[flow/config.mk]
export PLATFORM = sky130hd
export DESIGN_NAME = execution_unit
export DESIGN_NICKNAME = execution_unit
export VERILOG_FILES = /design/flow/design.v
export SDC_FILE = /design/flow/constraint.sdc
export NUM_CORES = 4
export LEC_CHECK = 0
export ABC_AREA = 1
export CAP_MARGIN = 20
export CORE_MARGIN = 2
export CORE_UTILIZATION = 72
export CTS_CLUSTER_DIAMETER = 202
export PLACE_DENSITY_LB_ADDON = 0.19
export SETUP_SLACK_MARGIN = -0.2
export SLEW_MARGIN = 20
[flow/run.sh]
#!/bin/bash
# the make line also repeats each setting of config.mk as NAME=value (left out here)
make -C /OpenROAD-flow-scripts/flow DESIGN_CONFIG=/design/flow/config.mk WORK_HOME=/design/flow/orfs CLKGATE_MAP_FILE= finish
[flow/constraint.sdc]
create_clock -name core_clock -period 2.88 [get_ports {clk}]
set_input_delay 0.5760 -clock core_clock [delete_from_list [all_inputs] [get_ports {clk}]]
set_output_delay 0.5760 -clock core_clock [all_outputs]
set_load 0.01 [all_outputs]
[flow/design.v]
typedef struct packed { logic req; logic [2:0] req_id; logic req_type; logic [63:0] req_data1; logic [63:0] req_data2;} req_pkt_type;
typedef struct packed { logic rsp; logic [2:0] rsp_id; logic [63:0] rsp_data;} rsp_pkt_type;
module execution_unit (
input logic clk,
input logic rst_b,
input logic req,
input logic [2:0] req_id,
input logic req_type,
input logic [63:0] req_data1,
input logic [63:0] req_data2,
output logic fifo_full,
output logic rsp,
output logic [2:0] rsp_id,
output logic [63:0] rsp_data );
req_pkt_type input_req;
rsp_pkt_type output_rsp;
assign input_req = {req, req_id, req_type, req_data1, req_data2};
assign rsp = output_rsp.rsp;
assign rsp_id = output_rsp.rsp_id;
assign rsp_data = output_rsp.rsp_data;
logic write_in, read;
req_pkt_type output_req;
logic mul_req, mul_rsp, mul_grant, mul_free;
logic [2:0] mul_req_id, mul_rsp_id;
logic [63:0] mul_rsp_data;
logic add_req, add_rsp, add_grant, add_free;
logic [2:0] add_req_id, add_rsp_id;
logic [63:0] add_rsp_data;
logic [1:0] rr_req;
logic [1:0] rr_grant;
assign write_in = input_req.req;
inp_fifo i_inp_fifo(.clk(clk), .rst_b(rst_b), .write_in(write_in), .read(read), .input_req(input_req), .output_req(output_req), .fifo_full(fifo_full));
assign read = output_req.req && (mul_req || add_req);
assign mul_req = output_req.req && (output_req.req_type == 1'b1) && mul_free;
mul i_mul (
.clk(clk), .rst_b(rst_b), 
.mul_req(mul_req),
.mul_req_id(output_req.req_id),
.mul_data1(output_req.req_data1),
.mul_data2(output_req.req_data2),
.grant(mul_grant),
.mul_rsp(mul_rsp),
.mul_rsp_id(mul_rsp_id),
.mul_rsp_data(mul_rsp_data),
.mul_free(mul_free)
);
assign add_req = output_req.req && (output_req.req_type == 1'b0) && add_free;
add i_add (
.clk(clk), .rst_b(rst_b), 
.add_req(add_req),
.add_req_id(output_req.req_id),
.add_data1(output_req.req_data1),
.add_data2(output_req.req_data2),
.grant(add_grant),
.add_rsp(add_rsp),
.add_rsp_id(add_rsp_id),
.add_rsp_data(add_rsp_data),
.add_free(add_free)
);
assign rr_req = {mul_rsp, add_rsp};
assign mul_grant = rr_grant[1];
assign add_grant = rr_grant[0];
assign rr_grant = {rr_req[1], rr_req[0] & ~rr_req[1]};
assign output_rsp.rsp = |rr_grant;
assign output_rsp.rsp_id = rr_grant[1] ? mul_rsp_id : rr_grant[0] ? add_rsp_id : '0;
assign output_rsp.rsp_data = rr_grant[1] ? mul_rsp_data : rr_grant[0] ? add_rsp_data : '0;
endmodule
module inp_fifo #(parameter DEPTH = 4, PTR_WIDTH = $clog2(DEPTH))
(
   input  logic   clk,
   input  logic   rst_b,
   input logic    write_in, 
   input logic    read, 
   input req_pkt_type input_req,  
   output req_pkt_type output_req,  
   output logic fifo_full   
);
logic fifo_empty;
logic [DEPTH-1:0][132:0] fifo_mem;  
logic [PTR_WIDTH-1 : 0] rd_ptr;
logic [PTR_WIDTH-1 : 0] wr_ptr;
logic [PTR_WIDTH : 0] count;
always_ff @(posedge clk or negedge rst_b)
begin
   if(~rst_b) begin
      wr_ptr     <= '0;       
      rd_ptr     <= '0;      
      count <= '0;
      fifo_mem <= '0;
   end else begin
   if(read) begin
         rd_ptr <= rd_ptr + 1'b1;                          
   end  
   if(write_in) begin
         fifo_mem[wr_ptr] <= input_req;              
         wr_ptr <= wr_ptr + 1'b1;           
   end
   if(read && !write_in) begin
	  count <= count - 1;
   end   
   else if(write_in && !read) begin
	  count <= count + 1;
   end   
   end
end   
assign output_req = !fifo_empty ? fifo_mem[rd_ptr] : '0;
assign fifo_empty = (count == 0) ? 1'b1 : 1'b0;                            
assign fifo_full = (count == DEPTH) ? 1'b1 : 1'b0;
endmodule
module add (
    input logic clk,
	input logic rst_b,
    input logic add_req,
	input logic [2:0] add_req_id,
	input logic [63:0] add_data1,
	input logic [63:0] add_data2,
	input logic grant,
	output logic add_rsp,
	output logic [2:0] add_rsp_id,
	output logic [63:0] add_rsp_data,
	output logic add_free
);
logic add_req_q;
logic [2:0] add_req_id_q;
logic [63:0] add_data1_q, add_data2_q;
logic add_rsp_prev;
logic [2:0] add_rsp_id_prev;
logic [64:0] add_rsp_data_prev;
always_ff @(posedge clk or negedge rst_b) begin
    if(!rst_b) begin
	    add_free <= 1'b1;
		add_rsp <= '0;
		add_rsp_id <= '0;
		add_rsp_data <= '0;
		add_rsp_prev <= '0;
		add_req_q <= '0;
	end else 
	begin
	    if(add_req) add_free <= 1'b0;
	    add_req_q <= add_req;
		add_req_id_q <= add_req_id;
		add_data1_q <= add_data1;
		add_data2_q <= add_data2;
		add_rsp_prev <= add_req_q;
		add_rsp_id_prev <= add_req_id_q;
		add_rsp_data_prev <= (add_data1_q + add_data2_q);
		if(grant) begin
		    add_free <= 1'b1;
			add_rsp <= 0;
			add_rsp_id <= '0;
			add_rsp_data <= '0;
		end else begin
			if(add_rsp_prev) begin
				add_rsp <= 1'b1;
				add_rsp_id <= add_rsp_id_prev;
				add_rsp_data <= add_rsp_data_prev[63:0];
			end
		end	
    end
end
endmodule
module mul (
    input logic clk,
	input logic rst_b,
    input logic mul_req,
	input logic [2:0] mul_req_id,
	input logic [63:0] mul_data1,
	input logic [63:0] mul_data2,
	input logic grant,
	output logic mul_rsp,
	output logic [2:0] mul_rsp_id,
	output logic [63:0] mul_rsp_data,
	output logic mul_free
);
logic mul_req_q;
logic [2:0] mul_req_id_q;
logic [63:0] mul_data1_q, mul_data2_q;
logic mul_req_q2;
logic [2:0] mul_req_id_q2;
logic [63:0] mul_data1_q2, mul_data2_q2;
logic mul_rsp_prev;
logic [2:0] mul_rsp_id_prev;
logic [128:0] mul_rsp_data_prev;
always_ff @(posedge clk or negedge rst_b) begin
    if(!rst_b) begin
	    mul_free <= 1'b1;
		mul_req_q <= '0;
		mul_req_q2 <= '0;
		mul_rsp <= '0;
		mul_rsp_id <= '0;
		mul_rsp_data <= '0;
		mul_rsp_prev <= '0;
	end else begin
	    if(mul_req) mul_free <= 1'b0;
	    mul_req_q <= mul_req;
		mul_req_id_q <= mul_req_id;
		mul_data1_q <= mul_data1;
		mul_data2_q <= mul_data2;
		mul_req_q2 <= mul_req_q;
		mul_req_id_q2 <= mul_req_id_q;
		mul_data1_q2 <= mul_data1_q;
		mul_data2_q2 <= mul_data2_q;
		mul_rsp_prev <= mul_req_q2;
		mul_rsp_id_prev <= mul_req_id_q2;
		mul_rsp_data_prev <= (mul_data1_q2 * mul_data2_q2);
		if(grant) begin
		    mul_free <= 1'b1;
			mul_rsp <= 0;
			mul_rsp_id <= '0;
			mul_rsp_data <= '0;
		end else begin
			if(mul_rsp_prev) begin
				mul_rsp <= 1'b1;
				mul_rsp_id <= mul_rsp_id_prev;
				mul_rsp_data <= mul_rsp_data_prev[63:0];
			end
		end	
    end
end
endmodule
==> results of run 1 <==
## per-stage QoR
step / worst slack (ns) / hold WS [ns] / std cells
2_1_floorplan: -4.64 / 0.280 / 13100
3_3_place_gp: -5.52 / 0.335 / 15900
3_5_place_dp: -5.64 / 0.336 / 15900
4_1_cts: -5.36 / 0.352 / 16200
## layer usage
| layer | overflow | global-route usage, % |
|---|---|---|
| met2 | 4 | 88.6 |
| met1 | 0 | 69.3 |
| met3 | 1 | 47.6 |
| met4 | 3 | 65.3 |
| met5 | 0 | 30.5 |
## what timing repair did
item	4_1_cts
pin swaps	191
setup endpoints to repair	131
hold endpoints to repair	12
gates cloned	14
hold buffers	1
gates resized	421
setup buffers	108
==> Changelog: implementation, run 1 <==
### Changed

* DP Area at 126000 µm²
* Yosys synthesis chip area at 112000 µm²
* Mapped Nets at 15500
* Outcome: did not finish
* Failed at: global routing
* Die X at 398 µm
* Dominant comb cell: adder cells
* Top-area cell share at 32.8%
* Syn Std Cell Area at 112000 µm²
* Adder-cell share of the synthesized area at 37.0%
* Port Buffers at 203
* CTS Buf Count at 98
* Gr usage total at 68.4%
* Post-DP HPWL at 307 mm
* Yosys top cell by area: fa_1
* Most numerous cell in the Yosys netlist: inv_1
* Die Y-Extent at 398 µm
* AND-OR/OR-AND Cells, Area Fraction at 8.71%
* CTS root buf: clkbuf_16
* Clk buf depth at 3
* Simple Share, Synth at 12.4%
* Yosys warns at 3
* Core area at 154000 µm²
* Avg Inst Size Synth at 8.53 µm²
* Top post-synthesis cells by count: inv_1 (3657), nand2_1 (3074), fa_1 (1833), o21ai_0 (685), dfrtp_1 (680)
* Gpl congestion at 1.02
* Grt total ovfl at 8
* Yosys cell types at 61
* Number of enable flip-flop cells at 393
* Error: [ERROR GRT-0116] Global routing finished with congestion. Check the congestion regions in the DRC Viewer.
* Top FF cell, synth: dfrtp_1
* Post-synthesis cell count at 13100
* Post-synth regs at 1075
* CTS sink count at 1075
* Initial Util at 72.6%
* Seq share, synth at 25.8%
* Die Size at 159000 µm²
* Std-Cell Rows at 144
* Ports at 204
* Top area cell types: fa_1 (33%), dfrtp_1 (15%), inv_1 (12%)
* Asr flop ratio synth at 63.4%
* MUX share of area at 0%
* XORs/XNORs by Area at 1.19%
* Yosys cell count at 13100
* H-tree depth at 3
==> run 2, diff against run 1 <==
Settings changed: PLACE_DENSITY set to 0.37, PLACE_DENSITY_LB_ADDON 0.19 to not set, SETUP_SLACK_MARGIN -0.2 to 0.77.
Clock period 2.88 ns to 3.07 ns, I/O delays scaled along.
==> run 2 against run 1 <==
Effect of this change:
- the flow again stops in global routing
- die area unchanged
- synthesized area unchanged
- synthesized cell count unchanged
==> Changelog: implementation, run 2 <==
### Changed

* Outcome: did not finish
* Failed at: global routing
* Error: [ERROR GRT-0232] Routing congestion too high. Check the congestion heatmap in the GUI.
* Mapped Nets at 15500 (unchanged)
* Post-synth regs at 1075 (unchanged)
* Die X at 398 µm (unchanged)
* Post-synthesis cell count at 13100 (unchanged)
* Simple Share, Synth at 12.4% (unchanged)
* MUX share of area at 0% (unchanged)
* H-tree depth at 3 (unchanged)
* Die Size at 159000 µm² (unchanged)
* Adder-cell share of the synthesized area at 37.0% (unchanged)
* Std-Cell Rows at 144 (unchanged)
* Top-area cell share at 32.8% (unchanged)
* Clk buf depth at 3 (unchanged)
* Asr flop ratio synth at 63.4% (unchanged)
* CTS Buf Count at 98 (unchanged)
* Gpl congestion at 1.03 (+0.92%)
* Ports at 204 (unchanged)
* Top post-synthesis cells by count: inv_1 (3657), nand2_1 (3074), fa_1 (1833), o21ai_0 (685), dfrtp_1 (680)
* Setup WS pre-CTS at -5.45 ns (+0.186 ns)
* Avg Inst Size Synth at 8.53 µm² (unchanged)
* Top FF cell, synth: dfrtp_1
* Core area at 154000 µm² (unchanged)
* Post-DP HPWL at 297 mm (-3.3%)
* Yosys cell count at 13100 (unchanged)
* Seq share, synth at 25.8% (unchanged)
* Yosys synthesis chip area at 112000 µm² (unchanged)
* AND-OR/OR-AND Cells, Area Fraction at 8.71% (unchanged)
* XORs/XNORs by Area at 1.19% (unchanged)
* Grt total ovfl at 519
* Yosys cell types at 61 (unchanged)
* CTS sink count at 1075 (unchanged)
* Yosys warns at 3 (unchanged)
* Gr usage total at 73.6%
* Port Buffers at 203 (unchanged)
* Most numerous cell in the Yosys netlist: inv_1
* Syn Std Cell Area at 112000 µm² (unchanged)
* Number of enable flip-flop cells at 393 (unchanged)
* Initial Util at 72.6% (unchanged)
* Top area cell types: fa_1 (33%), dfrtp_1 (15%), inv_1 (12%)
* Dominant comb cell: adder cells
* DP Area at 125000 µm² (-0.92%)
* Yosys top cell by area: fa_1
* Die Y-Extent at 398 µm (unchanged)
* CTS root buf: clkbuf_16
run 2: stage by stage:
stage / std cells / setup TNS [ns]
floorplan: 13100 / -218.78
global placement: 15700 / -267.47
detailed placement: 15700 / -274.19
CTS: 16000 / -273.66
run 2: layer usage:
layer | GRT usage [%] | overflow
met1 | 75.4 | 66
met2 | 91.5 | 246
met3 | 55.5 | 55
met4 | 69.0 | 149
met5 | 36.0 | 3
run 2: repair_timing:
action / 4_1_cts
setup buffers: 135
cloned: 30
endpoints found under the setup margin: 271
hold buffers: 0
pin swaps: 220
gates resized: 605
==> run 3, diff against run 2 <==
Settings changed: ABC_AREA 1 to 0, CAP_MARGIN 20 to 30, CELL_PAD_IN_SITES_DETAIL_PLACEMENT set to 0, CELL_PAD_IN_SITES_GLOBAL_PLACEMENT set to 1, CORE_ASPECT_RATIO set to 0.99, CORE_MARGIN 2 to 9, CORE_UTILIZATION 72 to 62, CTS_CLUSTER_DIAMETER 202 to not set, GPL_ROUTABILITY_DRIVEN set to 0, GPL_TIMING_DRIVEN set to 1, MAX_ROUTING_LAYER set to met4, MIN_ROUTING_LAYER set to met2, PLACE_DENSITY 0.37 to not set, SETUP_SLACK_MARGIN 0.77 to 2.93, SLEW_MARGIN 20 to 15.
Clock period 3.07 ns to 10.0 ns, I/O delays scaled along.
==> run 3 against run 2 <==
Effect of this change:
- synthesized cell count fell by 23%
- the run again fails in global routing
- synthesized area fell by 3.8%
- die area rose by 19%
==> Changelog: implementation, run 3 <==
### Changed

* Avg Inst Size Synth at 10.7 µm² (+25%)
* CTS Hold Bufs at 0 (unchanged)
* Std-Cell Rows at 151 (+4.9%)
* MUX share of area at 4.06% (+4.1 points)
* Gr usage total at 67.4%
* Error: [ERROR GRT-0116] Global routing finished with congestion. Check the congestion regions in the DRC Viewer.
* Outcome: did not finish
* Number of enable flip-flop cells at 393 (unchanged)
* DP Area at 113000 µm² (-9.8%)
* Yosys cell count at 10100 (-23%)
* Post-synthesis cell count at 10100 (-23%)
* Grt total ovfl at 558
* Die X at 437 µm (+9.7%)
* Asr flop ratio synth at 63.4% (unchanged)
* Core area at 172000 µm² (+11%)
* Die Y-Extent at 433 µm (+8.6%)
* Simple Share, Synth at 12.1% (-0.26 points)
* Mapped Nets at 12400 (-20%)
* Clk buf depth at 3 (unchanged)
* CTS sink count at 1075 (unchanged)
* XORs/XNORs by Area at 1.98% (+0.79 points)
* Dominant comb cell: adder cells
* Top-area cell share at 34.1% (+1.3 points)
* Die Size at 189000 µm² (+19%)
* Top FF cell, synth: dfrtp_1
* Yosys top cell by area: fa_1
* Post-synth regs at 1075 (unchanged)
* Failed at: global routing
* Yosys warns at 3 (unchanged)
* Yosys cell types at 74 (+21%)
* AND-OR/OR-AND Cells, Area Fraction at 7.44% (-1.3 points)
* H-tree depth at 3 (unchanged)
* Yosys synthesis chip area at 108000 µm² (-3.8%)
* Ports at 204 (unchanged)
* Setup WS pre-CTS at 0.418 ns (+5.87 ns)
* Initial Util at 62.7% (-9.9 points)
* Top post-synthesis cells by count: inv_1 (1938), fa_1 (1833), nand2_1 (1246), and2_1 (941), dfrtp_1 (680)
* Adder-cell share of the synthesized area at 38.5% (+1.5 points)
* CTS root buf: clkbuf_16
* Port Buffers at 203 (unchanged)
* Syn Std Cell Area at 108000 µm² (-3.8%)
* CTS Buf Count at 109 (+11%)
* Top area cell types: fa_1 (34%), dfrtp_1 (16%), edfxtp_1 (11%)
* Most numerous cell in the Yosys netlist: inv_1
* Post-DP HPWL at 252 mm (-15%)
* Seq share, synth at 26.8% (+1.0 points)
==> run 3: routing by layer <==
layer / GRT usage, % / GRT overflow
met4: 36.8 / 13
met5: - / -
met1: - / -
met2: 72.9 / 3
met3: 79.4 / 542
==> run 3: through the flow <==
step / cells / util [%]
3_5_place_dp: 12200 / 65.6
4_1_cts: 12600 / 69.8
3_3_place_gp: 12200 / 65.5
2_1_floorplan: 10100 / -
==> run 3: what timing repair did <==
action	CTS
gates cloned	6
endpoints found under the hold margin	0
pin swaps	113
endpoints found under the setup margin	51
buffers inserted	208
gates resized	282
==> run 4, diff against run 3 <==
Settings changed: ABC_AREA 0 to not set, CAP_MARGIN 30 to 20, CELL_PAD_IN_SITES_DETAIL_PLACEMENT 0 to not set, CELL_PAD_IN_SITES_GLOBAL_PLACEMENT 1 to not set, CORE_ASPECT_RATIO 0.99 to not set, CORE_MARGIN 9 to 2, CORE_UTILIZATION 62 to 8, GPL_ROUTABILITY_DRIVEN 0 to not set, GPL_TIMING_DRIVEN 1 to not set, MAX_ROUTING_LAYER met4 to not set, MIN_ROUTING_LAYER met2 to not set, SETUP_SLACK_MARGIN 2.93 to not set, SLEW_MARGIN 15 to 20.
Clock period 10.0 ns to 16.0 ns, I/O delays scaled along.
==> run 4 against run 3 <==
Effect of this change:
- the run now finishes clean
- die area increased to 7.2 times the previous value
- synthesized area unchanged
- synthesized cell count unchanged
==> Changelog: implementation, run 4 <==
## Flow update

* First-pass GRT wire length at 542 mm
* Number of enable flip-flop cells at 393 (unchanged)
* Setup WS pre-CTS at 5.69 ns (+5.27 ns)
* Port Buffers at 203 (unchanged)
* Met3 routed WL at 27.9 mm
* Area growth, synth to finish at 25.2%
* Startpoint type of the worst setup path: register
* Post-CTS Resized at 0 (-100%)
* Fin crit share at 64.8%
* AND-OR/OR-AND Cells, Area Fraction at 7.44% (unchanged)
* Worst slew margin at 28.3%
* Hold path startpoint: i_mul.mul_req_q$_DFF_PN0_
* Reg-to-Reg Start: i_mul.mul_data2_q2[4]$_DFFE_PP_
* Clock transition at path regs at 0.08 ns
* Die Size at 1350000 µm² (+620%)
* Yosys cell types at 74 (unchanged)
* R2R depth at 28
* Ports at 204 (unchanged)
* Initial DRC count at 5645
* Seq share, synth at 26.8% (unchanged)
* Clk buf depth at 3 (unchanged)
* Core area at 1340000 µm² (+680%)
* CTS root buf: clkbuf_16
* Drt first pass iters at 6
* Sum of negative setup slack at 0 ns
* Met1 wire length at 150 mm
* R2R setup slack at 5.64 ns
* Slew @ Worst Pin at 1.08 ns
* Via count at 73300
* Max_cap viols at 0
* HP Class: reg -> reg
* Worst path max stage delay at 0.85 ns
* Std-Cell Rows at 426 (+180%)
* Routed wire length at 365 mm
* H-tree depth at 3 (unchanged)
* Outcome: timing/DRC/antenna clean
* Dominant comb cell: adder cells
* Top delay family on crit path: adder cells
* Final hold viol count at 0
* Top-area cell share at 34.1% (unchanged)
* Critical path origin: i_mul.mul_data2_q2[4]$_DFFE_PP_
* Antenna violations before repair at 40
* Final WS setup at 5.64 ns
* Final Max Slew Viols at 0
* Top area cell types: fa_1 (34%), dfrtp_1 (16%), edfxtp_1 (11%)
* Gpl congestion at 0.871
* CTS sink count at 1075 (unchanged)
* Die Y-Extent at 1.16 mm (+170%)
* Initial Util at 8.01% (-55 points)
* Worst path depth at 28
* Met2 wire len at 172 mm
* DR DRC count at 0
* WL per Instance at 13.1 µm
* Largest net degree at the start of global routing at 158
* Syn Std Cell Area at 108000 µm² (unchanged)
* Worst skew pair latency at 0.80 ns
* Worst setup endpoint: i_mul.mul_rsp_data_prev[63]$_DFFE_PP_
* Post-synthesis cell count at 10100 (unchanged)
* Grt total ovfl at 0
* MUX share of area at 4.06% (unchanged)
* WS Path Type: reg -> reg
* Unrepaired setup endpoints after global routing: false
* Clk_skew at 0.0882 ns
* Fin crit period at 10.36 ns
* Via-to-Cell Ratio at 2.64
* Fmax at 96.5 MHz
* CP Max Fanout at 40
* Top post-synthesis cells by count: inv_1 (1938), fa_1 (1833), nand2_1 (1246), and2_1 (941), dfrtp_1 (680)
* Tool warnings at 45
* Yosys warns at 3 (unchanged)
* Number of global-route vias before repair at 78200
* Post-DP HPWL at 270 mm (+7.1%)
* Top Metal Used: met5
* Hold endpoint: i_mul.mul_req_q2$_DFF_PN0_
* Most numerous cell in the Yosys netlist: inv_1
* Top FF cell, synth: dfrtp_1
* Yosys cell count at 10100 (unchanged)
* CTS Buf Count at 116 (+6.4%)
* Crit path DRT at 16.47 ns
* Buf/Inv on CP at 6
* CP most frequent cell: fa_1
* Gr usage total at 5.31%
* Die X at 1.16 mm (+170%)
* FILL cells at 154000
* Asr flop ratio synth at 63.4% (unchanged)
* Final setup fails at 0
* Number of routed nets with antenna violations at 0
* Yosys synthesis chip area at 108000 µm² (unchanged)
* Mapped Nets at 12400 (unchanged)
* CTS tree: built
* Adder-cell share of the synthesized area at 38.5% (unchanged)
* Worst path arrival time at 10.83 ns
* Post-synth regs at 1075 (unchanged)
* Nets at 12300
* Post-CTS Setup Inserts at 0 (-100%)
* Simple Share, Synth at 12.1% (unchanged)
* Avg Inst Size Synth at 10.7 µm² (unchanged)
* FF-to-FF End: i_mul.mul_rsp_data_prev[63]$_DFFE_PP_
* Hold Path Cell Cnt at 0
* Yosys top cell by area: fa_1
* CTS Hold Bufs at 0 (unchanged)
* Worst path slowest cell: edfxtp_1
* XORs/XNORs by Area at 1.98% (unchanged)
* Crit. End Element: register
## run 4: metal layers
layer  global-route usage (%)  vias up
met5                   0.0140        -
met4                     1.92        4
met3                    0.949      629
met2                     8.81     3053
met1                     6.89    38800
li1                         -    30800
## run 4: cell type report
type	count	area, µm²	share of cell area [%]
flip-flops and latches	1075	28900	21.4
inverters	1938	7270	5.40
clock buffers	165	3260	2.42
repair buffers	362	3320	2.46
diodes	21	52.6	0.0390
well taps	17800	22200	16.5
multi-input cells	6412	69100	51.2
clock inverters	55	727	0.539
## run 4: per-stage QoR
step	util (%)	hold WS (ns)	area, µm²	std cells
final	10.0	0.350	135000	27800
after global routing	10.0	0.369	135000	27800
after CTS	10.0	0.360	135000	27800
after detailed placement	9.74	0.348	131000	27500
after global placement	9.74	0.332	131000	27500
after floorplan	-	0.331	108000	10100
==> run 5, diff against run 4 <==
Settings changed: ABC_AREA set to 1, CAP_MARGIN 20 to 30, CORE_ASPECT_RATIO set to 1.59, CORE_MARGIN 2 to 9, CORE_UTILIZATION 8 to 40, MAX_ROUTING_LAYER set to met4, MIN_ROUTING_LAYER set to met1, PLACE_DENSITY_LB_ADDON set to 0.18, SLEW_MARGIN 20 to 30.
Clock period 16.0 ns to 15.6 ns, I/O delays scaled along.
==> run 5 against run 4 <==
Effect of this change:
- core utilization up 33 points
- clock skew decreased by 0.023 ns
- first-iteration DRC count grew 9.6%
- setup slack gained 0.50 ns
- critical path depth is the same
- final area shrank 10%
- sequential cell count unchanged
- routed wire length rose by 11%
- clock-buffer cell count shrank 19
- die area fell by 78%
- critical path type unchanged
- critical endpoint is now i_mul.mul_rsp_data_prev[38]$_DFFE_PP_
==> Changelog: implementation, run 5 <==
## Flow update

* Outcome: timing/DRC/antenna clean
* CP Max Fanout at 32 (-20%)
* Max_cap viols at 0 (unchanged)
* Gate Area at 66400 µm² (-3.8%)
* Top area cell types: fa_1 (33%), dfrtp_1 (15%), inv_1 (12%)
* Top FF cell, synth: dfrtp_1
* Startpoint type of the worst setup path: register
* Yosys warns at 3 (unchanged)
* CP most frequent cell: fa_1
* Clk_skew at 0.0657 ns (-0.0226 ns)
* Avg Inst Size Synth at 8.53 µm² (-20%)
* CTS tree: built
* Number of enable flip-flop cells at 393 (unchanged)
* Antenna violations before repair at 35 (-13%)
* Asr flop ratio synth at 63.4% (unchanged)
* CTS sink count at 1075 (unchanged)
* DR DRC count at 0 (unchanged)
* Worst skew pair latency at 0.74 ns (-0.06 ns)
* Clk buf depth at 3 (unchanged)
* Worst setup endpoint: i_mul.mul_rsp_data_prev[38]$_DFFE_PP_
* Hold path startpoint: i_mul.mul_req_q2$_DFF_PN0_
* Top-area cell share at 32.8% (-1.3 points)
* Worst path depth at 28 (unchanged)
* Final setup fails at 0 (unchanged)
* Reg-to-Reg Start: i_mul.mul_data2_q2[5]$_DFFE_PP_
* CTS Buf Count at 96 (-17%)
* Hold Path Cell Cnt at 0 (unchanged)
* Gpl congestion at 1.04 (+19%)
* Worst path max stage delay at 0.84 ns (about the same)
* Sum of negative setup slack at 0 ns (unchanged)
* Worst path arrival time at 10.03 ns (-0.80 ns)
* Post-CTS Setup Inserts at 0 (unchanged)
* Largest net degree at the start of global routing at 157 (-0.63%)
* Worst path slowest cell: nor4_1
* R2R depth at 28 (unchanged)
* Post-synthesis cell count at 13100 (+30%)
* Gr usage total at 27.8% (+23 points)
* Post-Place Cells at 16500 (-40%)
* Die Size at 300000 µm² (-78%)
* Most numerous cell in the Yosys netlist: inv_1
* MUX share of area at 0% (-4.1 points)
* Post-synth regs at 1075 (unchanged)
* Crit. End Element: register
* Number of global-route vias before repair at 91600 (+17%)
* Ports at 204 (unchanged)
* Via-to-Cell Ratio at 5.13 (+95%)
* Tool warnings at 44 (-2.2%)
* Fin crit share at 60.7% (-4.1 points)
* WS Path Type: reg -> reg
* R2R setup slack at 6.14 ns (+0.50 ns)
* Nets at 15200 (+24%)
* Drt first pass iters at 5 (-1)
* FF-to-FF End: i_mul.mul_rsp_data_prev[38]$_DFFE_PP_
* Port Buffers at 203 (unchanged)
* Yosys cell count at 13100 (+30%)
* Clock transition at path regs at 0.07 ns (about the same)
* Initial Util at 40.2% (+32 points)
* Mapped Nets at 15500 (+24%)
* AND-OR/OR-AND Cells, Area Fraction at 8.71% (+1.3 points)
* Fin crit period at 9.46 ns (-0.900 ns)
* H-tree depth at 3 (unchanged)
* XORs/XNORs by Area at 1.19% (-0.79 points)
* Simple Share, Synth at 12.4% (+0.26 points)
* Critical path origin: i_mul.mul_data2_q2[5]$_DFFE_PP_
* Yosys synthesis chip area at 112000 µm² (+4.0%)
* CTS root buf: clkbuf_16
* Seq share, synth at 25.8% (-1.0 points)
* Initial DRC count at 6185 (+9.6%)
* Dominant comb cell: adder cells
* Unrepaired setup endpoints after global routing: false
* Routed wire length at 404 mm (+11%)
* Syn Std Cell Area at 112000 µm² (+4.0%)
* Top delay family on crit path: adder cells
* Flop area at 28900 µm² (about the same)
* CTS Hold Bufs at 0 (unchanged)
* WL per Instance at 24.2 µm (+85%)
* Crit path DRT at 16.16 ns (-0.31 ns)
* Slew @ Worst Pin at 1.10 ns (+0.0226 ns)
* Non-Filler Instances at 16700 (-40%)
* Std-Cell Rows at 244 (-43%)
* Number of routed nets with antenna violations at 0 (unchanged)
* Final hold viol count at 0 (unchanged)
* Area growth, synth to finish at 7.85%
* Die Y-Extent at 685 µm (-41%)
* Fmax at 106 MHz (+9.5%)
* Core area at 278000 µm² (-79%)
* Via count at 85500 (+17%)
* Yosys cell types at 61 (-18%)
* Die X at 437 µm (-62%)
* Final Max Slew Viols at 0 (unchanged)
* Post-CTS Resized at 0 (unchanged)
* Hold Slack at 0.350 ns (-0.0000570 ns)
* Adder-cell share of the synthesized area at 37.0% (-1.5 points)
* Core Util, Final at 43.4% (+33 points)
* HP Class: reg -> reg
* Top post-synthesis cells by count: inv_1 (3657), nand2_1 (3074), fa_1 (1833), o21ai_0 (685), dfrtp_1 (680)
* Worst slew margin at 26.1% (-2.2 points)
* Grt total ovfl at 0 (unchanged)
* Yosys top cell by area: fa_1
* Buf/Inv on CP at 9 (+3)
* FILL cells at 28000 (-82%)
* Hold endpoint: i_mul.mul_rsp_prev$_DFF_PN0_
* First-pass GRT wire length at 602 mm (+11%)
* Post-DP HPWL at 305 mm (+13%)
run 5: layout make-up:
| type | count | share of cell area (%) |
|---|---|---|
| antenna | 16 | 0.0332 |
| clock buffer | 146 | 2.39 |
| clock inverter | 33 | 0.334 |
| inverter | 3673 | 11.4 |
| multi-input combinational | 7648 | 55.1 |
| sequential | 1075 | 23.9 |
| tap | 3690 | 3.83 |
| timing repair buffer | 383 | 2.99 |
run 5: metrics by stage:
stage                     cell area (µm²)  setup WS [ns]
after global placement             117000           6.37
after detailed placement           117000           6.24
after CTS                          121000           6.20
after floorplan                    112000           7.64
after global routing               121000           5.86
final                              121000           6.14
run 5: routing by layer:
| layer | track usage [%] | vias up | wire length [µm] |
|---|---|---|---|
| met5 | - | - | 0 |
| met4 | 21.1 | 0 | 39600 |
| met3 | 3.35 | 1119 | 18900 |
| met2 | 48.0 | 2748 | 208000 |
| met1 | 28.9 | 43700 | 138000 |
| li1 | - | 38000 | - |
==> run 6, diff against run 5 <==
Settings changed: CAP_MARGIN 30 to 20, CORE_ASPECT_RATIO 1.59 to not set, CORE_MARGIN 9 to 2, CORE_UTILIZATION 40 to 72, CTS_CLUSTER_DIAMETER set to 202, CTS_CLUSTER_SIZE set to 16, MAX_ROUTING_LAYER met4 to not set, MIN_ROUTING_LAYER met1 to not set, PLACE_DENSITY set to 0.37, PLACE_DENSITY_LB_ADDON 0.18 to not set, SETUP_SLACK_MARGIN set to 0.51, SLEW_MARGIN 30 to 20.
Clock period 15.6 ns to 2.91 ns, I/O delays scaled along.
==> run 6 against run 5 <==
Effect of this change:
- synthesized area unchanged
- synthesized cell count unchanged
- die area fell by 47%
- the run now fails in global routing
==> Changelog: implementation, run 6 <==
### Changed

* Outcome: did not finish
* Failed at: global routing
* Error: [ERROR GRT-0232] Routing congestion too high. Check the congestion heatmap in the GUI.
* AND-OR/OR-AND Cells, Area Fraction at 8.71% (unchanged)
* Post-Place Cells at 15700 (-4.4%)
* Mapped Nets at 15500 (unchanged)
* Top post-synthesis cells by count: inv_1 (3657), nand2_1 (3074), fa_1 (1833), o21ai_0 (685), dfrtp_1 (680)
* Setup WS pre-CTS at -5.91 ns (-12.16 ns)
* Port Buffers at 203 (unchanged)
* CTS Buf Count at 77 (-20%)
* Clk buf depth at 3 (unchanged)
* Yosys cell types at 61 (unchanged)
* Std-Cell Rows at 144 (-41%)
* Initial Util at 72.6% (+32 points)
* CTS sink count at 1075 (unchanged)
* Asr flop ratio synth at 63.4% (unchanged)
* Top FF cell, synth: dfrtp_1
* Number of enable flip-flop cells at 393 (unchanged)
* Die Size at 159000 µm² (-47%)
* Adder-cell share of the synthesized area at 37.0% (unchanged)
* Yosys top cell by area: fa_1
* Yosys synthesis chip area at 112000 µm² (unchanged)
* Avg Inst Size Synth at 8.53 µm² (unchanged)
* Grt total ovfl at 13
* Yosys cell count at 13100 (unchanged)
* Syn Std Cell Area at 112000 µm² (unchanged)
* CTS root buf: clkbuf_16
* MUX share of area at 0% (unchanged)
* Die X at 398 µm (-9.0%)
* Top-area cell share at 32.8% (unchanged)
* Die Y-Extent at 398 µm (-42%)
* Ports at 204 (unchanged)
* Core area at 154000 µm² (-45%)
* Simple Share, Synth at 12.4% (unchanged)
* Gpl congestion at 1.03 (-0.89%)
* Post-DP HPWL at 292 mm (-4.3%)
* Yosys warns at 3 (unchanged)
* Dominant comb cell: adder cells
* Post-synth regs at 1075 (unchanged)
* H-tree depth at 3 (unchanged)
* XORs/XNORs by Area at 1.19% (unchanged)
* Top area cell types: fa_1 (33%), dfrtp_1 (15%), inv_1 (12%)
* Seq share, synth at 25.8% (unchanged)
* Post-synthesis cell count at 13100 (unchanged)
* Most numerous cell in the Yosys netlist: inv_1
* Gr usage total at 70.5%
run 6: metrics by stage:
step           area [µm²]  hold slack (ns)
2_1_floorplan      114000            0.286
3_3_place_gp       125000            0.336
3_5_place_dp       125000            0.335
4_1_cts            130000            0.350
run 6: layer usage:
layer / track usage (%) / GRT overflow
met1: 71.1 / 1
met2: 88.7 / 6
met3: 52.0 / 3
met4: 67.3 / 3
met5: 37.3 / 0
run 6: timing repair:
item	CTS
hold buffers	1
setup endpoints to repair	255
endpoints found under the hold margin	4
gates resized	352
cloned	18
pin swaps	160
setup buffers	98
==> run 7, diff against run 6 <==
Settings changed: ABC_AREA 1 to not set, CTS_CLUSTER_DIAMETER 202 to not set, CTS_CLUSTER_SIZE 16 to not set, PLACE_DENSITY 0.37 to not set, SETUP_SLACK_MARGIN 0.51 to not set.
Clock period 2.91 ns to 7.95 ns, I/O delays scaled along.
==> run 7 against run 6 <==
Effect of this change:
- synthesized cell count shrank 23%
- the layout now fails its checks (setup timing)
- synthesized area down 3.8%
- die area shrank 3.8%
==> Changelog: implementation, run 7 <==
## Flow update

* Outcome: failed layout checks
* Violated checks: setup timing
* Slew @ Worst Pin at 1.14 ns
* Dominant comb cell: adder cells
* Yosys warns at 3 (unchanged)
* WS Path Type: reg -> reg
* Post-synth regs at 1075 (unchanged)
* Adder-cell share of the synthesized area at 38.5% (+1.5 points)
* Seq share, synth at 26.8% (+1.0 points)
* Antenna violations before repair at 36
* Fin crit share at 113%
* Post-synthesis cell count at 10100 (-23%)
* Number of global-route vias before repair at 84200
* CTS sink count at 1075 (unchanged)
* Clock transition at path regs at 0.08 ns
* Routed wire length at 331 mm
* Top FF cell, synth: dfrtp_1
* Std-Cell Rows at 141 (-2.1%)
* Worst path depth at 32
* Final hold viol count at 0
* Avg Inst Size Synth at 10.7 µm² (+25%)
* CTS Hold Bufs at 0 (-1)
* Hold Path Cell Cnt at 0
* Hold Slack at 0.349 ns
* Ports at 204 (unchanged)
* Die Y-Extent at 391 µm (-1.9%)
* R2R setup slack at -1.03 ns
* Startpoint type of the worst setup path: register
* R2R depth at 32
* Top area cell types: fa_1 (34%), dfrtp_1 (16%), edfxtp_1 (11%)
* Worst path arrival time at 9.39 ns
* Via-to-Cell Ratio at 6.32
* Clk buf depth at 3 (unchanged)
* Setup WS pre-CTS at -1.08 ns (+4.83 ns)
* Top-area cell share at 34.1% (+1.3 points)
* Sum of negative setup slack at -27.86 ns
* Fin crit period at 8.98 ns
* CTS Buf Count at 100 (+30%)
* Crit path DRT at 8.35 ns
* FF-to-FF End: i_mul.mul_rsp_data_prev[45]$_DFFE_PP_
* Worst skew pair latency at 0.73 ns
* Final setup fails at 41
* Largest net degree at the start of global routing at 159
* Initial Util at 72.7% (+0.17 points)
* Core area at 148000 µm² (-4.0%)
* Most numerous cell in the Yosys netlist: inv_1
* Final Max Slew Viols at 0
* Gr usage total at 44.8%
* Post-DP HPWL at 249 mm (-14%)
* H-tree depth at 3 (unchanged)
* FILL cells at 8111
* Die Size at 153000 µm² (-3.8%)
* First-pass GRT wire length at 510 mm
* Drt first pass iters at 6
* Nets at 12800
* Crit. End Element: register
* Area growth, synth to finish at 13.5%
* Reg-to-Reg Start: i_mul.mul_data2_q2[10]$_DFFE_PP_
* Yosys cell types at 74 (+21%)
* Die X at 391 µm (-1.9%)
* Worst setup endpoint: i_mul.mul_rsp_data_prev[45]$_DFFE_PP_
* Port Buffers at 203 (unchanged)
* Number of routed nets with antenna violations at 0
* Tool warnings at 63
* Yosys cell count at 10100 (-23%)
* Unrepaired setup endpoints after global routing: true
* MUX share of area at 4.06% (+4.1 points)
* WL per Instance at 26.5 µm
* Gpl congestion at 1.03 (about the same)
* Hold path startpoint: i_add.add_req_q$_DFF_PN0_
* Critical path origin: i_mul.mul_data2_q2[10]$_DFFE_PP_
* Number of enable flip-flop cells at 393 (unchanged)
* CTS tree: built
* HP Class: reg -> reg
* Worst path slowest cell: fa_1
* Mapped Nets at 12400 (-20%)
* DR DRC count at 0
* Syn Std Cell Area at 108000 µm² (-3.8%)
* Clk_skew at 0.0800 ns
* Simple Share, Synth at 12.1% (-0.26 points)
* Asr flop ratio synth at 63.4% (unchanged)
* Worst slew margin at 24.1%
* CP Max Fanout at 8
* Worst path max stage delay at 0.59 ns
* Max_cap viols at 0
* Fmax at 111 MHz
* Top post-synthesis cells by count: inv_1 (1938), fa_1 (1833), nand2_1 (1246), and2_1 (941), dfrtp_1 (680)
* Initial DRC count at 9642
* XORs/XNORs by Area at 1.98% (+0.79 points)
* Yosys top cell by area: fa_1
* Final WS setup at -1.03 ns
* DP Area at 116000 µm² (-7.5%)
* Yosys synthesis chip area at 108000 µm² (-3.8%)
* Grt total ovfl at 0
* Buf/Inv on CP at 11
* CTS root buf: clkbuf_16
* Final instance area at 122000 µm²
* Hold endpoint: i_add.add_rsp_prev$_DFF_PN0_
* CP most frequent cell: fa_1
* AND-OR/OR-AND Cells, Area Fraction at 7.44% (-1.3 points)
* Via count at 79000
* Top delay family on crit path: adder cells
run 7: final cells by class:
cell class	instances	area, µm²	area share, %
Clock buffer	148	2950	2.41
Multi-Input combinational cell	6412	70600	57.8
Clock inverter	40	526	0.430
Antenna cell	19	47.5	0.0389
Inverter	1938	7280	5.96
Timing Repair Buffer	936	9450	7.73
Tap cell	1930	2410	1.98
Sequential cell	1075	28900	23.7
run 7: metal layers:
layer  part of all wire, %  global-route usage [%]
met1                    36                    62.1
met2                    45                    66.8
met3                    14                    13.9
met4                   5.2                    18.7
met5                 0.078                       0
run 7: through the flow:
step                std cells  util [%]
floorplan               10100         -
global route            12500      82.5
finish                  12500      82.5
detailed placement      12200      78.3
CTS                     12400      81.8
global placement        12200      78.3
run 7: what timing repair did:
| action | CTS | global route |
|---|---|---|
| setup buffers | 59 | 43 |
| pin swaps | 89 | 74 |
| gates resized | 266 | 178 |
| gates cloned | 7 | 2 |
| endpoints found under the setup margin | 37 | 44 |
==> run 8, diff against run 7 <==
Settings changed: CORE_UTILIZATION 72 to 40.
Clock period 7.95 ns to 9.76 ns, I/O delays scaled along.
==> run 8 against run 7 <==
Effect of this change:
- the run now finishes clean
- sequential cell count unchanged
- final area decreased by 3.7%
- routed wire length down 2.4%
- via count is 8.5% lower
- final cell count grew 9.1%
- synthesized area is the same
- die area rose by 79%
- largest cell class unchanged
- highest routed layer unchanged
==> Changelog: implementation, run 8 <==
## Flow update

* FF-to-FF End: i_mul.mul_rsp_data_prev[61]$_DFFE_PP_
* AND-OR/OR-AND Cells, Area Fraction at 7.44% (unchanged)
* Final hold viol count at 0 (unchanged)
* Unrepaired setup endpoints after global routing: false
* Mapped Nets at 12400 (unchanged)
* Most numerous cell in the Yosys netlist: inv_1
* Fin crit share at 97.1% (-16 points)
* CTS root buf: clkbuf_16
* Adder-cell share of the synthesized area at 38.5% (unchanged)
* DR DRC count at 0 (unchanged)
* Yosys warns at 3 (unchanged)
* R2R depth at 31 (-3.1%)
* Simple Share, Synth at 12.1% (unchanged)
* Std-Cell Rows at 190 (+35%)
* Ports at 204 (unchanged)
* Outcome: timing/DRC/antenna clean
* HP Class: reg -> reg
* Grt total ovfl at 0 (unchanged)
* Clk_skew at 0.0597 ns (-0.0203 ns)
* MUX share of area at 4.06% (unchanged)
* Via-to-Cell Ratio at 5.30 (-16%)
* Clock transition at path regs at 0.06 ns (-0.02 ns)
* Tool warnings at 45 (-29%)
* Number of routed nets with antenna violations at 0 (unchanged)
* Die X at 523 µm (+34%)
* Worst path arrival time at 9.94 ns (+0.55 ns)
* Worst slew margin at 23.8% (-0.26 points)
* Top-area cell share at 34.1% (unchanged)
* FILL cells at 24900 (+210%)
* Hold Path Cell Cnt at 0 (unchanged)
* Worst path max stage delay at 0.61 ns (+0.02 ns)
* Worst path depth at 31 (-3.1%)
* Hold endpoint: i_mul.mul_req_q2$_DFF_PN0_
* XORs/XNORs by Area at 1.98% (unchanged)
* Seq share, synth at 26.8% (unchanged)
* Die Size at 273000 µm² (+79%)
* Nets at 12300 (-3.8%)
* Drt first pass iters at 6 (unchanged)
* Top delay family on crit path: adder cells
* Gpl congestion at 0.930 (-9.4%)
* Fmax at 106 MHz (-5.2%)
* Hold path startpoint: i_mul.mul_req_q$_DFF_PN0_
* Antenna violations before repair at 31 (-14%)
* CTS tree: built
* CTS sink count at 1075 (unchanged)
* Final setup fails at 0 (-100%)
* Top FF cell, synth: dfrtp_1
* Yosys cell types at 74 (unchanged)
* First-pass GRT wire length at 503 mm (-1.3%)
* Number of enable flip-flop cells at 393 (unchanged)
* Initial DRC count at 5593 (-42%)
* Post-synthesis cell count at 10100 (unchanged)
* WL per Instance at 23.7 µm (-11%)
* Yosys synthesis chip area at 108000 µm² (unchanged)
* Largest net degree at the start of global routing at 161 (+1.3%)
* Clk buf depth at 3 (unchanged)
* CTS Hold Bufs at 0 (unchanged)
* CP Max Fanout at 25 (+17)
* Startpoint type of the worst setup path: register
* Top area cell types: fa_1 (34%), dfrtp_1 (16%), edfxtp_1 (11%)
* Max_cap viols at 0 (unchanged)
* Worst skew pair latency at 0.78 ns (+0.05 ns)
* Critical path origin: i_mul.mul_data2_q2[2]$_DFFE_PP_
* WS Path Type: reg -> reg
* R2R setup slack at 0.29 ns (+1.32 ns)
* Crit path DRT at 10.23 ns (+1.88 ns)
* CP most frequent cell: fa_1
* Port Buffers at 203 (unchanged)
* Yosys cell count at 10100 (unchanged)
* Initial Util at 40.2% (-33 points)
* Gr usage total at 24.3% (-21 points)
* Dominant comb cell: adder cells
* Buf/Inv on CP at 9 (-2)
* Top post-synthesis cells by count: inv_1 (1938), fa_1 (1833), nand2_1 (1246), and2_1 (941), dfrtp_1 (680)
* Slew @ Worst Pin at 1.14 ns (+0.00662 ns)
* Yosys top cell by area: fa_1
* Post-DP HPWL at 255 mm (+2.2%)
* Syn Std Cell Area at 108000 µm² (unchanged)
* Avg Inst Size Synth at 10.7 µm² (unchanged)
* Number of global-route vias before repair at 79200 (-6.0%)
* Worst setup endpoint: i_mul.mul_rsp_data_prev[61]$_DFFE_PP_
* Core area at 268000 µm² (+81%)
* Die Y-Extent at 523 µm (+34%)
* CTS Buf Count at 107 (+7.0%)
* Reg-to-Reg Start: i_mul.mul_data2_q2[2]$_DFFE_PP_
* Fin crit period at 9.47 ns (+0.493 ns)
* Sum of negative setup slack at 0 ns (+27.86 ns)
* H-tree depth at 3 (unchanged)
* Post-synth regs at 1075 (unchanged)
* Worst path slowest cell: fa_1
* Routed wire length at 323 mm (-2.4%)
* Area growth, synth to finish at 9.27%
* Via count at 72300 (-8.5%)
* Crit. End Element: register
* Hold Slack at 0.349 ns (+0.000129 ns)
* Asr flop ratio synth at 63.4% (unchanged)
* Final Max Slew Viols at 0 (unchanged)
[run 8: what timing repair did]
item | 4_1_cts | 5_1_grt
setup endpoints to repair | 0 | 3
buffers inserted | 0 | 4
gates resized | 0 | 2
[run 8: layer usage]
metal	up-vias	wire length (µm)	global-route usage (%)
li1	30900	-	-
met1	38500	145000	35.2
met2	2441	145000	37.4
met3	392	24200	4.44
met4	18	8540	6.36
met5	-	125	0
[run 8: cell type report]
cell class              count  area [µm²]  share of cell area [%]
flip-flops and latches   1075       28900                    24.6
repair buffers            441        4120                    3.51
clock buffers             152        3140                    2.67
multi-input cells        6412       69100                    58.7
well taps                3552        4440                    3.78
clock inverters            52         647                   0.550
inverters                1938        7270                    6.18
diodes                     10        25.0                  0.0213
[run 8: stage by stage]
| stage | setup slack [ns] | cells | util, % | area, µm² |
|---|---|---|---|---|
| after floorplan | 1.29 | 10100 | - | 108000 |
| after global placement | 0.244 | 13400 | 42.5 | 114000 |
| after detailed placement | 0.231 | 13400 | 42.5 | 114000 |
| after CTS | 0.154 | 13600 | 43.9 | 118000 |
| after global routing | 0.00774 | 13600 | 43.9 | 118000 |
| final | 0.285 | 13600 | 43.9 | 118000 |
==> run 9, diff against run 8 <==
Settings changed: ABC_AREA set to 0, CORE_UTILIZATION 40 to 72, CTS_CLUSTER_DIAMETER set to 231.
Clock period 9.76 ns to 5.49 ns, I/O delays scaled along.
==> run 9 against run 8 <==
Effect of this change:
- now fails the layout checks on setup timing
- setup slack lost 3.7 ns
- final cell count is 7.9% lower
- register-to-register slack lost 3.7 ns
- synthesized area is the same
- first-iteration DRC count increased by 70%
- clock-buffer cell count is 11 lower
- sequential cell count is the same
- highest routed layer unchanged
- largest cell class unchanged
- synthesized cell count unchanged
- critical path depth up 2
==> Changelog: implementation, run 9 <==
## Flow update

* Grt total ovfl at 0 (unchanged)
* CP Max Fanout at 8 (-68%)
* Antenna violations before repair at 29 (-6.5%)
* Port Buffers at 203 (unchanged)
* Post-synth regs at 1075 (unchanged)
* CP most frequent cell: inv_1
* Most numerous cell in the Yosys netlist: inv_1
* Clock transition at path regs at 0.07 ns (about the same)
* Post-DP HPWL at 252 mm (-1.3%)
* Core Util, Final at 83.2% (+39 points)
* Post-synthesis cell count at 10100 (unchanged)
* CTS sink count at 1075 (unchanged)
* Top-area cell share at 34.1% (unchanged)
* R2R setup slack at -3.43 ns (-3.72 ns)
* Hold Path Cell Cnt at 0 (unchanged)
* Violated checks: setup timing
* CTS Buf Count at 102 (-4.7%)
* Initial Util at 72.7% (+33 points)
* Via-to-Cell Ratio at 6.29 (+19%)
* WL per Instance at 26.6 µm (+12%)
* XORs/XNORs by Area at 1.98% (unchanged)
* Tool warnings at 48 (+6.7%)
* Drt first pass iters at 8 (+2)
* AND-OR/OR-AND Cells, Area Fraction at 7.44% (unchanged)
* First-pass GRT wire length at 506 mm (+0.67%)
* Sum of negative setup slack at -146.70 ns (-146.70 ns)
* CTS root buf: clkbuf_16
* Post-Place Cells at 12300 (-8.5%)
* Via count at 79000 (+9.3%)
* Ports at 204 (unchanged)
* Fin crit period at 8.92 ns (-0.551 ns)
* Hold path startpoint: i_mul.mul_req_q2$_DFF_PN0_
* Avg Inst Size Synth at 10.7 µm² (unchanged)
* Yosys warns at 3 (unchanged)
* Adder-cell share of the synthesized area at 38.5% (unchanged)
* Unrepaired setup endpoints after global routing: true
* Die Size at 153000 µm² (-44%)
* Simple Share, Synth at 12.1% (unchanged)
* Syn Std Cell Area at 108000 µm² (unchanged)
* MUX share of area at 4.06% (unchanged)
* CTS Hold Bufs at 0 (unchanged)
* Worst setup endpoint: i_mul.mul_rsp_data_prev[62]$_DFFE_PP_
* Worst path slowest cell: fa_2
* Hold endpoint: i_mul.mul_rsp_prev$_DFF_PN0_
* R2R depth at 33 (+6.5%)
* Top FF cell, synth: dfrtp_1
* Number of routed nets with antenna violations at 0 (unchanged)
* Startpoint type of the worst setup path: register
* Std-Cell Rows at 141 (-26%)
* Asr flop ratio synth at 63.4% (unchanged)
* Top area cell types: fa_1 (34%), dfrtp_1 (16%), edfxtp_1 (11%)
* Worst path arrival time at 9.43 ns (-0.51 ns)
* H-tree depth at 3 (unchanged)
* Non-Filler Instances at 12600 (-7.9%)
* Setup WS pre-CTS at -3.73 ns (-3.96 ns)
* Worst path depth at 33 (+6.5%)
* Final WS setup at -3.43 ns (-3.72 ns)
* Largest net degree at the start of global routing at 134 (-17%)
* Gpl congestion at 1.00 (+7.6%)
* Yosys cell count at 10100 (unchanged)
* Mapped Nets at 12400 (unchanged)
* Gr usage total at 44.5% (+20 points)
* Slew @ Worst Pin at 1.18 ns (+0.0406 ns)
* Hold Slack at 0.350 ns (+0.000944 ns)
* Clk buf depth at 3 (unchanged)
* CTS tree: built
* Number of enable flip-flop cells at 393 (unchanged)
* Number of global-route vias before repair at 83400 (+5.4%)
* Final setup fails at 57 (+57)
* Worst slew margin at 21.1% (-2.7 points)
* Die X at 391 µm (-25%)
* Critical path origin: i_mul.mul_data2_q2[4]$_DFFE_PP_
* Die Y-Extent at 391 µm (-25%)
* Fin crit share at 163% (+65 points)
* Outcome: failed layout checks
* Top delay family on crit path: adder cells
* DR DRC count at 0 (unchanged)
* Yosys top cell by area: fa_1
* WS Path Type: reg -> reg
* Crit. End Element: register
* Reg-to-Reg Start: i_mul.mul_data2_q2[4]$_DFFE_PP_
* Yosys synthesis chip area at 108000 µm² (unchanged)
* Final Max Slew Viols at 0 (unchanged)
* Routed wire length at 334 mm (+3.5%)
* Dominant comb cell: adder cells
* Max_cap viols at 0 (unchanged)
* Worst skew pair latency at 0.73 ns (-0.05 ns)
* Yosys cell types at 74 (unchanged)
* Area growth, synth to finish at 14.4%
* Fmax at 112 MHz (+6.2%)
* Initial DRC count at 9536 (+70%)
* Top post-synthesis cells by count: inv_1 (1938), fa_1 (1833), nand2_1 (1246), and2_1 (941), dfrtp_1 (680)
* FF-to-FF End: i_mul.mul_rsp_data_prev[62]$_DFFE_PP_
* Worst path max stage delay at 0.58 ns (-0.03 ns)
* HP Class: reg -> reg
* Buf/Inv on CP at 12 (+3)
* Seq share, synth at 26.8% (unchanged)
* Final hold viol count at 0 (unchanged)
* Nets at 12900 (+4.4%)
* Crit path DRT at 6.00 ns (-4.23 ns)
* Core area at 148000 µm² (-45%)
* Clk_skew at 0.0697 ns (+0.00993 ns)
[run 9: area by class of cell]
class	count	area [µm²]
Antenna cell	14	35.0
Clock buffer	141	2920
Clock inverter	53	698
Fill cell	7925	24800
Inverter	1938	7280
Multi-Input combinational cell	6412	71000
Sequential cell	1075	28900
Tap cell	1930	2410
Timing Repair Buffer	993	9960
[run 9: repair_timing]
| action | in CTS | in global routing |
|---|---|---|
| buffers inserted | 32 | 44 |
| cloned | 4 | 7 |
| pin swaps | 91 | 158 |
| setup endpoints to repair | 57 | 57 |
| gates resized | 190 | 289 |
[run 9: routing by layer]
| metal | GRT usage, % | vias up | part of all wire (%) |
|---|---|---|---|
| met4 | 15.5 | 30 | 4.6 |
| met5 | 0 | - | 0.062 |
| met1 | 60.9 | 40300 | 36 |
| li1 | - | 32000 | - |
| met3 | 15.1 | 1063 | 14 |
| met2 | 67.3 | 5557 | 45 |
[run 9: stage by stage]
step,area (µm²)
CTS,121000
finish,123000
global route,123000
floorplan,109000
detailed placement,117000
global placement,117000
==> run 10, diff against run 9 <==
Settings changed: CAP_MARGIN 20 to 10, CORE_ASPECT_RATIO set to 0.72, CTS_CLUSTER_DIAMETER 231 to not set, CTS_CLUSTER_SIZE set to 100, GPL_ROUTABILITY_DRIVEN set to 1, MAX_ROUTING_LAYER set to met4, SETUP_SLACK_MARGIN set to 0.49, TNS_END_PERCENT set to 55.
Clock period 5.49 ns to 7.27 ns, I/O delays scaled along.
==> run 10 against run 9 <==
Effect of this change:
- still fails the layout checks on setup timing
- die area about the same
- setup slack better by 1.9 ns
- synthesized area unchanged
- via count up 1.1%
- non-clock buffer count down 49
- highest routed layer is now met4
==> Changelog: implementation, run 10 <==
## Flow update

* Clk_skew at 0.0899 ns (+0.0202 ns)
* Top post-synthesis cells by count: inv_1 (1938), fa_1 (1833), nand2_1 (1246), and2_1 (941), dfrtp_1 (680)
* Tool warnings at 51 (+6.3%)
* Seq share, synth at 26.8% (unchanged)
* CP most frequent cell: fa_1
* Worst skew pair latency at 0.76 ns (+0.03 ns)
* Core area at 148000 µm² (+0.32%)
* Worst path depth at 32 (-3.0%)
* Die Y-Extent at 332 µm (-15%)
* Max_cap viols at 0 (unchanged)
* Core Util, Final at 81.8% (-1.4 points)
* FILL cells at 8507 (+7.3%)
* Yosys cell types at 74 (unchanged)
* Fin crit period at 8.85 ns (-0.0759 ns)
* Via count at 79900 (+1.1%)
* CTS Hold Bufs at 0 (unchanged)
* Gr usage total at 48.9% (+4.4 points)
* Grt total ovfl at 0 (unchanged)
* Outcome: failed layout checks
* Post-synthesis cell count at 10100 (unchanged)
* Worst path slowest cell: fa_2
* First-pass GRT wire length at 531 mm (+5.0%)
* Clk buf depth at 3 (unchanged)
* Port Buffers at 203 (unchanged)
* CTS Buf Count at 101 (-0.98%)
* Final WS setup at -1.58 ns (+1.86 ns)
* Worst slew margin at 23.5% (+2.5 points)
* Most numerous cell in the Yosys netlist: inv_1
* Top area cell types: fa_1 (34%), dfrtp_1 (16%), edfxtp_1 (11%)
* Post-synth regs at 1075 (unchanged)
* Worst path arrival time at 9.32 ns (-0.11 ns)
* Unrepaired setup endpoints after global routing: true
* Routed wire length at 351 mm (+5.1%)
* H-tree depth at 3 (unchanged)
* Hold Path Cell Cnt at 0 (unchanged)
* Fmax at 113 MHz (+0.86%)
* Mapped Nets at 12400 (unchanged)
* Slew @ Worst Pin at 1.15 ns (-0.0370 ns)
* Asr flop ratio synth at 63.4% (unchanged)
* DR DRC count at 0 (unchanged)
* AND-OR/OR-AND Cells, Area Fraction at 7.44% (unchanged)
* Setup WS pre-CTS at -1.71 ns (+2.01 ns)
* Final setup fails at 47 (-18%)
* Clock transition at path regs at 0.07 ns (about the same)
* Nets at 12800 (-0.39%)
* Reg-to-Reg Start: i_mul.mul_data2_q2[12]$_DFFE_PP_
* Yosys top cell by area: fa_1
* Yosys warns at 3 (unchanged)
* R2R depth at 32 (-3.0%)
* WS Path Type: reg -> reg
* MUX share of area at 4.06% (unchanged)
* CTS root buf: clkbuf_16
* Post-DP HPWL at 269 mm (+6.9%)
* HP Class: reg -> reg
* Largest net degree at the start of global routing at 139 (+3.7%)
* Avg Inst Size Synth at 10.7 µm² (unchanged)
* Die Size at 153000 µm² (about the same)
* Startpoint type of the worst setup path: register
* Critical path origin: i_mul.mul_data2_q2[12]$_DFFE_PP_
* Initial DRC count at 10100 (+5.5%)
* Top-area cell share at 34.1% (unchanged)
* CTS sink count at 1075 (unchanged)
* Die X at 460 µm (+18%)
* Gate Area at 70100 µm² (-1.3%)
* Yosys cell count at 10100 (unchanged)
* Hold endpoint: i_mul.mul_rsp_prev$_DFF_PN0_
* Syn Std Cell Area at 108000 µm² (unchanged)
* Worst setup endpoint: i_mul.mul_rsp_data_prev[60]$_DFFE_PP_
* Top FF cell, synth: dfrtp_1
* FF-to-FF End: i_mul.mul_rsp_data_prev[60]$_DFFE_PP_
* Gpl congestion at 1.06 (+5.6%)
* Number of routed nets with antenna violations at 0 (unchanged)
* Buf/Inv on CP at 11 (-1)
* Ports at 204 (unchanged)
* Drt first pass iters at 6 (-2)
* Hold path startpoint: i_mul.mul_req_q2$_DFF_PN0_
* Violated checks: setup timing
* Number of global-route vias before repair at 84000 (+0.71%)
* Fin crit share at 122% (-41 points)
* Crit. End Element: register
* Worst path max stage delay at 0.59 ns (about the same)
* Flop area at 28900 µm² (unchanged)
* Dominant comb cell: adder cells
* WL per Instance at 28.0 µm (+5.2%)
* Final Max Slew Viols at 0 (unchanged)
* Crit path DRT at 7.74 ns (+1.74 ns)
* Simple Share, Synth at 12.1% (unchanged)
* Number of enable flip-flop cells at 393 (unchanged)
* Adder-cell share of the synthesized area at 38.5% (unchanged)
* Final hold viol count at 0 (unchanged)
* Yosys synthesis chip area at 108000 µm² (unchanged)
* Antenna violations before repair at 28 (-3.4%)
* CP Max Fanout at 20 (+12)
* Initial Util at 72.5% (-0.23 points)
* Via-to-Cell Ratio at 6.37 (+1.2%)
* Std-Cell Rows at 120 (-15%)
* R2R setup slack at -1.58 ns (+1.86 ns)
* Area growth, synth to finish at 12.8%
* Top delay family on crit path: adder cells
* XORs/XNORs by Area at 1.98% (unchanged)
* CTS tree: built
==> run 10: metal layers <==
layer	wire, µm	up-vias	global-route usage [%]
li1	-	32000	-
met4	24700	0	26.1
met1	125000	40700	64.9
met3	52000	1255	17.1
met5	0	-	-
met2	150000	5981	66.6
==> run 10: final cells by class <==
class / instances / area share [%]
Clock buffer: 135 / 2.29
Timing Repair Buffer: 944 / 7.54
Inverter: 1938 / 5.99
Sequential cell: 1075 / 23.8
Tap cell: 1952 / 2.01
Multi-Input combinational cell: 6412 / 57.7
Antenna cell: 34 / 0.0701
Clock inverter: 56 / 0.590
==> run 10: repair_timing <==
| item | CTS | global route |
|---|---|---|
| gates resized | 219 | 61 |
| endpoints found under the hold margin | 0 | 0 |
| pin swaps | 53 | 36 |
| cloned | 2 | 0 |
| endpoints found under the setup margin | 50 | 52 |
| buffers inserted | 30 | 7 |
==> run 10: stage by stage <==
stage	instance area, µm²	hold slack [ns]	TNS [ns]	cells
2_1_floorplan	108000	0.331	-16.80	10100
3_3_place_gp	116000	0.333	-47.41	12300
3_5_place_dp	116000	0.335	-50.99	12300
4_1_cts	121000	0.351	-42.60	12500
5_1_grt	121000	0.365	-56.86	12500
6_report	121000	0.352	-46.98	12500
